// agc_ref_correction
module agc_ref_correction(
	input signed [11:0] ip_data, 
	input ip_clock,
	input ip_reset, 
	output [11:0] op_data
); 
	wire signed [11:0] get_op_gain; 
	gain_block gain_block_inst( 
		.ip_data(ip_data), 
		.ip_clock(ip_clock), 
		.ip_reset(ip_reset), 
		.op_data(get_op_gain)
	); 
	wire signed [11:0] get_op_abs; 
	abs_block abs_block_inst(
		.ip_data(get_op_gain), 
		.ip_clock(ip_clock), 
		.ip_reset(ip_reset), 
		.op_data(get_op_abs)
	); 
	wire signed [11:0] get_op_power_est; 
	power_estimation power_estimation_inst( 
		.ip_data(get_op_abs), 
		.ip_clock(ip_clock), 
		.ip_reset(ip_reset), 
		.op_data(get_op_power_est)
	); 
	wire signed [11:0] get_op_gain_error; 
	gain_error gain_error_inst( 
		.ip_data(get_op_power_est), 
		.ip_clock(ip_clock), 
		.ip_reset(ip_reset), 
		.op_data(get_op_gain_error)
	);
	wire signed [11:0] get_op_acc;  
	accumulator accumulator_inst(
		.ip_data(get_op_gain_error), 
		.ip_clock(ip_clock), 
		.ip_reset(ip_reset), 
		.op_data(get_op_acc)
	);
	wire signed [11:0] get_op_product; 
	product_block product_block_inst( 
		.ip_data(ip_data), 
		.ip_data_2(get_op_acc),
		.ip_clock(ip_clock), 
		.ip_reset(ip_reset), 
		.op_data(get_op_product)
	); 
	assign op_data = get_op_product;
endmodule 
Size in the first run: about 2200 cells after synthesis, about 460 flip-flops, ~26 I/O pins, about 28000 µm² of cells after synthesis.
==> flow/config.mk <==
export PLATFORM = sky130hd
export DESIGN_NAME = agc_ref_correction
export DESIGN_NICKNAME = agc_ref_correction
export VERILOG_FILES = /design/flow/design.v
export SDC_FILE = /design/flow/constraint.sdc
export NUM_CORES = 4
export LEC_CHECK = 0
export CAP_MARGIN = 0
export CELL_PAD_IN_SITES_DETAIL_PLACEMENT = 1
export CORE_ASPECT_RATIO = 0.61
export CORE_MARGIN = 5
export CORE_UTILIZATION = 40
export CTS_CLUSTER_DIAMETER = 218
export MAX_ROUTING_LAYER = met5
export PLACE_DENSITY_LB_ADDON = 0.05
export SETUP_SLACK_MARGIN = -0.54
export SLEW_MARGIN = 20
export TNS_END_PERCENT = 95
==> flow/constraint.sdc <==
create_clock -name core_clock -period 10.0 [get_ports {ip_clock}]
set_input_delay 2.0000 -clock core_clock [delete_from_list [all_inputs] [get_ports {ip_clock}]]
set_output_delay 2.0000 -clock core_clock [all_outputs]
set_load 0.01 [all_outputs]
run.sh (not shown) runs the stock make flow with config.mk's settings and CLKGATE_MAP_FILE=.
Edit:
CAP_MARGIN = 15   (was 0)
CELL_PAD_IN_SITES_DETAIL_PLACEMENT = 2   (was 1)
CELL_PAD_IN_SITES_GLOBAL_PLACEMENT = 2   (was default)
CORE_ASPECT_RATIO = default   (was 0.61)
CTS_CLUSTER_DIAMETER = default   (was 218)
CTS_CLUSTER_SIZE = 37   (was default)
GPL_TIMING_DRIVEN = 0   (was default)
PLACE_DENSITY_LB_ADDON = 0.29   (was 0.05)
SETUP_SLACK_MARGIN = -0.38   (was -0.54)
SLEW_MARGIN = 10   (was 20)
TNS_END_PERCENT = 85   (was 95)
After rerunning: The new run finished clean; routed wire length rose by about 14%; worst setup slack is worse by 560 ps; non-clock buffer count rose by 29; utilization rose by 0.48 points.
Edit:
CAP_MARGIN = 20   (was 15)
CELL_PAD_IN_SITES_DETAIL_PLACEMENT = default   (was 2)
CELL_PAD_IN_SITES_GLOBAL_PLACEMENT = default   (was 2)
CORE_MARGIN = 2   (was 5)
CORE_UTILIZATION = 44   (was 40)
CTS_CLUSTER_SIZE = default   (was 37)
GPL_TIMING_DRIVEN = default   (was 0)
MAX_ROUTING_LAYER = default   (was met5)
PLACE_DENSITY = 0.6   (was default)
PLACE_DENSITY_LB_ADDON = default   (was 0.29)
SETUP_SLACK_MARGIN = default   (was -0.38)
SLEW_MARGIN = 20   (was 10)
TNS_END_PERCENT = default   (was 85)
clock period = 5.67 ns   (was 10.0 ns; I/O delays follow)
=> Now the flow produced a layout that fails on negative setup slack; design area increases by 5.0%; core utilization grows by 7.4 points.
Edit:
ABC_AREA = 1   (was default)
CORE_UTILIZATION = 72   (was 44)
PLACE_DENSITY = default   (was 0.6)
PLACE_DENSITY_LB_ADDON = 0.01   (was default)
SETUP_SLACK_MARGIN = 1.17   (was default)
clock period = 4.44 ns   (was 5.67 ns; I/O delays follow)
- The changed run ran to the end with violations: negative setup slack
- sequential share of layout area goes down by 1.9 points
- synthesized cell count goes up by 17%
- global-route usage goes up by 20 points
- first-iteration DRC count goes up to 2.6 times its value
- area after synthesis goes up by 3.6%
- maximum frequency goes up by 2.1%
- cell area goes up by 6.0%
- worst setup slack is worse by 1100 ps
- via count goes up by 26%

========
Setup of build 66:
Starting RTL as in the previous note.
// agc_ref_correction
module agc_ref_correction(
	input signed [11:0] ip_data, 
	input ip_clock,
	input ip_reset, 
	output [11:0] op_data
); 
	wire signed [11:0] get_op_gain; 
	gain_block gain_block_inst( 
		.ip_data(ip_data), 
		.ip_clock(ip_clock), 
		.ip_reset(ip_reset), 
		.op_data(get_op_gain)
	); 
	wire signed [11:0] get_op_abs; 
	abs_block abs_block_inst(
		.ip_data(get_op_gain), 
		.ip_clock(ip_clock), 
		.ip_reset(ip_reset), 
		.op_data(get_op_abs)
	); 
	wire signed [11:0] get_op_power_est; 
	power_estimation power_estimation_inst( 
		.ip_data(get_op_abs), 
		.ip_clock(ip_clock), 
		.ip_reset(ip_reset), 
		.op_data(get_op_power_est)
	); 
	wire signed [11:0] get_op_gain_error; 
	gain_error gain_error_inst( 
		.ip_data(get_op_power_est), 
		.ip_clock(ip_clock), 
		.ip_reset(ip_reset), 
		.op_data(get_op_gain_error)
	);
	wire signed [11:0] get_op_acc;  
	accumulator accumulator_inst(
		.ip_data(get_op_gain_error), 
		.ip_clock(ip_clock), 
		.ip_reset(ip_reset), 
		.op_data(get_op_acc)
	);
	wire signed [11:0] get_op_product; 
	product_block product_block_inst( 
		.ip_data(ip_data), 
		.ip_data_2(get_op_acc),
		.ip_clock(ip_clock), 
		.ip_reset(ip_reset), 
		.op_data(get_op_product)
	); 
	assign op_data = get_op_product;
endmodule 
export LEC_CHECK = 0
export CAP_MARGIN = 15
export CELL_PAD_IN_SITES_DETAIL_PLACEMENT = 2
export CELL_PAD_IN_SITES_GLOBAL_PLACEMENT = 2
export CORE_MARGIN = 4
export CORE_UTILIZATION = 40
export CTS_CLUSTER_SIZE = 37
export GPL_TIMING_DRIVEN = 0
export MAX_ROUTING_LAYER = met4
export PLACE_DENSITY_LB_ADDON = 0.08
export SLEW_MARGIN = 20
create_clock -name core_clock -period 10.0 [get_ports {ip_clock}]
### build 66 -> build 9
Settings: changing CTS_CLUSTER_SIZE from 37 to 14; removing MAX_ROUTING_LAYER (formerly met4); removing GPL_TIMING_DRIVEN (formerly 0); changing CORE_UTILIZATION from 40 to 72; setting ABC_AREA to 1 for the first time; changing CAP_MARGIN from 15 to 20; removing CELL_PAD_IN_SITES_DETAIL_PLACEMENT (formerly 2); removing CELL_PAD_IN_SITES_GLOBAL_PLACEMENT (formerly 2); changing CORE_MARGIN from 4 to 2; changing the clock period (ns, I/O delays scaled along) from 10.0 to 6.0.
Notes after the runs:
- Build 9 finished all stages; however, its layout fails the closing checks, the failures being negative setup slack.
- Relative to build 66, count of clock-buffer cells in the layout has decreased by 8.3% in build 9.
- | core utilization | build 9 vs build 66 | 38 points higher |
- Of build 66 and build 9, the higher total CTS buffers belongs to build 66.
What build 63 does differently from build 9 at the input level:
Settings: setting SETUP_SLACK_MARGIN to 1.29 for the first time; setting GPL_ROUTABILITY_DRIVEN to 0 for the first time; changing PLACE_DENSITY_LB_ADDON from 0.08 to 0.01; removing CTS_CLUSTER_SIZE (formerly 14); changing the clock period (ns, I/O delays scaled along) from 6.0 to 4.44.
- No crash in build 63: every stage finished, but the layout fails its final checks due to negative setup slack.
- Build 63 vs build 9, instance count: build 63 higher
- Build 9 vs build 63, path class of the lowest-slack min-delay path: flop to flop vs input pin to asynchronous set/reset pin
- On detailed route wirelength on metal3: build 63 sits above build 9.
- Compared with build 9, build 63 shows a higher worst endpoint data arrival time.
The inputs of build 52 differ from those of build 63 as listed below.
Settings: CTS_CLUSTER_DIAMETER: unset -> 103; GPL_ROUTABILITY_DRIVEN: 0 -> unset; SETUP_SLACK_MARGIN: 1.29 -> -0.28; the clock period (ns, I/O delays scaled along): 4.44 -> 5.66.
Diff build 63 -> build 52 | biggest fanout along the worst timing path | increase of 1
Although it ran to completion, build 52 produced a layout that fails the final checks because of negative setup slack.
Comparing build 52 and build 63, the lower area used by multi-input combinational logic was measured on build 52.
The lower aggregate global-route resource usage of build 52 and build 63 is in build 52.
Average vias per placed instance: build 52 < build 63
Final-layout setup total negative slack (higher): build 52
Taking build 63 as the reference, in build 52 routed wire length went down by about 12%, routed length per instance lost about 9%.
Build 63 ended up with power_estimation_inst.reg_delay[2]$_DFF_PN0_ as its timing startpoint of the critical path; build 52 ended up with abs_block_inst.reg_op_abs[3]$_DFF_PN0_.
